==> v38 <==
// a_filter_reference_32x11
module a_filter_reference_32x11(
    input [31:0] x_in,
    input clk,
    input [5:0] reset,
    output [31:0] y_out);
    wire [10:0] a1_1;
    wire [10:0] a1_2;
    wire [10:0] a1_3;
    wire [10:0] a1_4;
    wire [10:0] b1;
    assign a1_1 = -11'sd208;
    assign a1_2 = -11'sd1021;
    assign a1_3 = -11'sd930;
    assign a1_4 = -11'sd1010;
    assign b1 = 11'sd307;
    wire [31:0] y_1;
    wire [31:0] y_2;
    wire [31:0] y_3;
    wire [31:0] y_4;
    wire [31:0] y_5;
    fos_exact_v4 first_stage(x_in,a1_4,clk,reset[0],y_1);
    fos_exact_v3 second_stage(y_1,a1_3,b1,clk,reset[1],y_2);
    fos_exact_v2 third_stage(y_2,a1_2,clk,reset[2],y_3);
    fos_exact_v2 fourth_stage(y_3,a1_2,clk,reset[3],y_4);
    fos_exact_v1 fifth_stage(y_4,a1_1,clk,reset[4],y_5);
    fos_exact_v1 sixth_stage(y_5,a1_1,clk,reset[5],y_out);
endmodule
Settings: LEC_CHECK=0, ABC_AREA=1, CAP_MARGIN=20, CELL_PAD_IN_SITES_GLOBAL_PLACEMENT=3, CORE_MARGIN=2, CORE_UTILIZATION=69, GPL_TIMING_DRIVEN=1, MIN_ROUTING_LAYER=met2, PLACE_DENSITY_LB_ADDON=0.15, SETUP_SLACK_MARGIN=-0.39, SLEW_MARGIN=20, TNS_END_PERCENT=70; clock period 5.65 ns.
run.sh (not shown) runs the stock make flow with config.mk's settings and CLKGATE_MAP_FILE=.
==> v19: changes against v38 <==
Settings changed: ABC_AREA 1 to unset, CELL_PAD_IN_SITES_GLOBAL_PLACEMENT 3 to unset, CORE_UTILIZATION 69 to 59, GPL_TIMING_DRIVEN 1 to unset, MIN_ROUTING_LAYER met2 to unset, PLACE_DENSITY_LB_ADDON 0.15 to unset, SETUP_SLACK_MARGIN -0.39 to unset, TNS_END_PERCENT 70 to unset.
==> flow/constraint.sdc (replaced) <==
create_clock -name core_clock -period 4.37 [get_ports {clk}]
set_input_delay 0.8740 -clock core_clock [delete_from_list [all_inputs] [get_ports {clk}]]
set_output_delay 0.8740 -clock core_clock [all_outputs]
set_load 0.01 [all_outputs]
==> datasheet_impl.txt <==
Implementation parameters

Parameter                              Value

Status
  Failed at .................. 3_1_place_gp_skip_io
  Error text reported by the tool .................. [ERROR FLW-0024] Place density exceeds 1.0 (current PLACE_DENSITY_LB_ADDON =  0.15). Please check if the value of  PLACE_DENSITY_LB_ADDON is between 0 and 0.99.
  Status .................. did not finish

Synth
  Share of cell area taken by muxes after synthesis .................. 0%
  Synthesized Nets .................. 10,200
  Seq/Total Area, Yosys .................. 17.2%
  Mapped Area .................. 63,300 sq um

Floorplan
  Overall die width .................. 307 um
the above is filed under v38

==> datasheet_impl.txt <==
Table: implementation figures

Parameter                              Value

Status
  Status .................. finished with violations
  SO Viols .................. negative setup slack

Timing
  Setup WS post-layout .................. -3.16 ns
  Final-report setup violation count .................. 354

Floorplan
  Overall die width .................. 310 um

Synth
  Share of cell area taken by muxes after synthesis .................. 0.197%
  Synthesized Nets .................. 7,954
  Mapped Area .................. 55,300 sq um
the above is filed under v19


* * *

==> inputs of pepper <==
Starting RTL as in the previous note.
clock: 4.37 ns
lec_check: 0
cap_margin: 20
core_margin: 2
core_utilization: 70
cts_cluster_diameter: 201
cts_cluster_size: 41
max_routing_layer: met4
place_density_lb_addon: 0.06
setup_slack_margin: 1.29
slew_margin: 20
==> xenon (differences from pepper) <==
==> flow/config.mk (replaced) <==
export PLATFORM = sky130hd
export DESIGN_NAME = a_filter_reference_32x11
export DESIGN_NICKNAME = a_filter_reference_32x11
export VERILOG_FILES = /design/flow/design.v
export SDC_FILE = /design/flow/constraint.sdc
export NUM_CORES = 4
export LEC_CHECK = 0
export CAP_MARGIN = 20
export CORE_MARGIN = 2
export CORE_UTILIZATION = 40
export HOLD_SLACK_MARGIN = 0.23
export SLEW_MARGIN = 40
==> flow/constraint.sdc (replaced) <==
create_clock -name core_clock -period 9.22 [get_ports {clk}]
set_input_delay 1.8440 -clock core_clock [delete_from_list [all_inputs] [get_ports {clk}]]
set_output_delay 1.8440 -clock core_clock [all_outputs]
set_load 0.01 [all_outputs]
==> violet (differences from pepper) <==
--- a/flow/config.mk
+++ b/flow/config.mk
@@ -6,11 +6,9 @@
 export NUM_CORES = 4
 export LEC_CHECK = 0
-export CAP_MARGIN = 20
+export CAP_MARGIN = 40
 export CORE_MARGIN = 2
 export CORE_UTILIZATION = 70
 export CTS_CLUSTER_DIAMETER = 201
 export CTS_CLUSTER_SIZE = 41
-export MAX_ROUTING_LAYER = met4
-export PLACE_DENSITY_LB_ADDON = 0.06
-export SETUP_SLACK_MARGIN = 1.29
+export PLACE_DENSITY_LB_ADDON = 0.02
 export SLEW_MARGIN = 20
==> yarrow (differences from pepper) <==
==> flow/config.mk (replaced) <==
export PLATFORM = sky130hd
export DESIGN_NAME = a_filter_reference_32x11
export DESIGN_NICKNAME = a_filter_reference_32x11
export VERILOG_FILES = /design/flow/design.v
export SDC_FILE = /design/flow/constraint.sdc
export NUM_CORES = 4
export LEC_CHECK = 0
export CAP_MARGIN = 20
export CORE_MARGIN = 2
export CORE_UTILIZATION = 9
export SLEW_MARGIN = 20
==> flow/constraint.sdc (replaced) <==
create_clock -name core_clock -period 9.92 [get_ports {clk}]
set_input_delay 1.9840 -clock core_clock [delete_from_list [all_inputs] [get_ports {clk}]]
set_output_delay 1.9840 -clock core_clock [all_outputs]
set_load 0.01 [all_outputs]
==> flow_metrics.env <==
# implementation run metrics
export IMPL_fp_util_pct=40.28
export IMPL_status="timing/DRC/antenna clean"
export IMPL_hpwl_um=96230
export IMPL_hp_class="flip-flop to flip-flop"
export IMPL_dpl_cell_area_um2=58130
export IMPL_rows=136
export IMPL_place_ws_ns=0.03690
export IMPL_dp_cells=8167
The numbers above come from xenon.

==> flow_metrics.env <==
# implementation run metrics
export IMPL_status="timing/DRC/antenna clean"
export IMPL_hp_class="flip-flop to flip-flop"
export IMPL_async_reset_ff_share_pct=0
export IMPL_rows=287
export IMPL_fp_util_pct=9.046
export IMPL_yosys_stat_seqShare_pct=19.69
export IMPL_ff_type="dfxtp_1"
export IMPL_routed_top_layer="met4"
export IMPL_dpl_cell_area_um2=65880
export IMPL_dp_cells=14450
export IMPL_boundaryPins=71
export IMPL_dr_pass1_iters=5
export IMPL_route_detailed_drc=0
The numbers above come from yarrow.

==> flow_metrics.env <==
# implementation run metrics
export IMPL_fp_util_pct=70.37
export IMPL_cts_buffers=17
export IMPL_dp_cells=8818
export IMPL_rows=103
export IMPL_die_y_um=285.1
export IMPL_failing_step="global routing"
export IMPL_cts_resized=707
export IMPL_firstError="[ERROR GRT-0116] Global routing finished with congestion. Check the congestion regions in the DRC Viewer."
export IMPL_status="aborted with a tool error"
export IMPL_dpl_cell_area_um2=71420
export IMPL_die_area_um2=81290
export IMPL_hpwl_um=137600
export IMPL_top_cells_by_count="inv_1, ha_1, nor2_1"
export IMPL_fp_nets=7954
The numbers above come from violet.

==> flow_metrics.env <==
# implementation run metrics
export IMPL_status="aborted with a tool error"
export IMPL_failing_step="clock tree synthesis"
export IMPL_firstError="[ERROR DPL-0033] detailed placement checks failed during check placement."
export IMPL_place_ws_ns=-2.901
export IMPL_dpl_cell_area_um2=71590
export IMPL_dp_cells=8812
export IMPL_fp_util_pct=70.37
export IMPL_die_area_um2=81290
export IMPL_hpwl_um=137600
The numbers above come from pepper.

